v12:
==> flow/design.v (excerpt) <==
module alu_top (
    input             clk,
    input      [31:0] A,
    input      [31:0] B,
    input      [3:0]  ALU_Sel,
    output reg [31:0] ALU_Out,
    output reg        Carryout,
    output reg        Overflow
);
==> flow/config.mk <==
export PLATFORM = sky130hd
export DESIGN_NAME = alu_top
export DESIGN_NICKNAME = alu_top
export VERILOG_FILES = /design/flow/design.v
export SDC_FILE = /design/flow/constraint.sdc
export NUM_CORES = 4
export LEC_CHECK = 0
export CAP_MARGIN = 15
export CORE_ASPECT_RATIO = 1.03
export CORE_MARGIN = 2
export CORE_UTILIZATION = 72
export CTS_CLUSTER_SIZE = 51
export GPL_ROUTABILITY_DRIVEN = 1
export HOLD_SLACK_MARGIN = -0.04
export MIN_ROUTING_LAYER = met1
export PLACE_DENSITY = 0.64
export SETUP_SLACK_MARGIN = 1.75
export SLEW_MARGIN = 20
export TNS_END_PERCENT = 75
==> flow/constraint.sdc <==
create_clock -name core_clock -period 6.67 [get_ports {clk}]
set_input_delay 1.3340 -clock core_clock [delete_from_list [all_inputs] [get_ports {clk}]]
set_output_delay 1.3340 -clock core_clock [all_outputs]
set_load 0.01 [all_outputs]
run.sh (not shown) runs the stock make flow with config.mk's settings and CLKGATE_MAP_FILE=.
Although it ran to completion, v12 produced a layout that fails the final checks because of setup timing.
## Diff of input files: v53 against v12
Settings: a deleted TNS_END_PERCENT that had been 75; a change of CTS_CLUSTER_SIZE from 51 to 53; a deleted SETUP_SLACK_MARGIN that had been 1.75; a deleted GPL_ROUTABILITY_DRIVEN that had been 1; a change of CAP_MARGIN from 15 to 20; a deleted CORE_ASPECT_RATIO that had been 1.03; a deleted MIN_ROUTING_LAYER that had been met1; a change of HOLD_SLACK_MARGIN from -0.04 to -0.1; a change of the clock period (ns, I/O delays scaled along) from 6.67 to 6.23.
[summary]
Completing all stages was not enough for v53: its layout failed the final checks because of setup timing.
Start point of the critical path = a_q[12]: v12; start point of the critical path = a_q[17]: v53
Delta (v53 minus v12): via count shrank by 977, initial antenna violation count lower, sequential share of layout area now sits at about the same level, non-clock buffer count climbed 0.30%.
### v53 -> v47
Settings: CTS_CLUSTER_SIZE: 53 -> 100; HOLD_SLACK_MARGIN: -0.1 -> unset; CORE_UTILIZATION: 72 -> 68; PLACE_DENSITY: 0.64 -> unset; the clock period (ns, I/O delays scaled along): 6.23 -> 6.12.
v47 against v53: via count decreased 2.2%, critical path's largest stage delay increased 0.03 ns, cell count increased about 1.5%, maximum clock rate increased 0.0041 GHz.
The flow completed for v47, but it is not clean: the layout still shows setup timing.
Relative to v47, the following input files were edited for v3:
Settings: an added HOLD_SLACK_MARGIN of -0.09; an added SETUP_SLACK_MARGIN of -0.63; a deleted CTS_CLUSTER_SIZE that had been 100; a change of CORE_UTILIZATION from 68 to 66; a change of the clock period (ns, I/O delays scaled along) from 6.12 to 8.48.
Results
In v47 the implementation ran to completion but is not tape-out ready, as the final checks report setup timing. The flow did not stop early for v3: all stages ran, and the layout cleared the timing, DRC and antenna checks. Diff v47 -> v3: horizontal die dimension now larger, delay of the slowest cell on the worst path now larger, count of nets after finishing now smaller, layout overhead on the synthesized area now smaller. v3 ends up with higher setup slack than v47 does. Note that the peak clock frequency supported by timing recorded for v3 amounts to 0.898 times the value seen in v47.
Inputs modified between v3 and v35:
Settings: clearing SETUP_SLACK_MARGIN, which used to be -0.63; clearing HOLD_SLACK_MARGIN, which used to be -0.09; swapping 66 for 40 in CORE_UTILIZATION; swapping 8.48 for 9.0 in the clock period (ns, I/O delays scaled along).
Notes after the runs:
Comparing v3 and v35, growth of design area from synthesis to finish is lower on v3. Compared with v3, v35 instantiates a larger number of cells. Re area fraction in and, or, nand and nor cells after synthesis: no difference whatsoever between v3 and v35. | post-route standard cell area excluding fillers | v35 vs v3 | 280 um2 higher |.
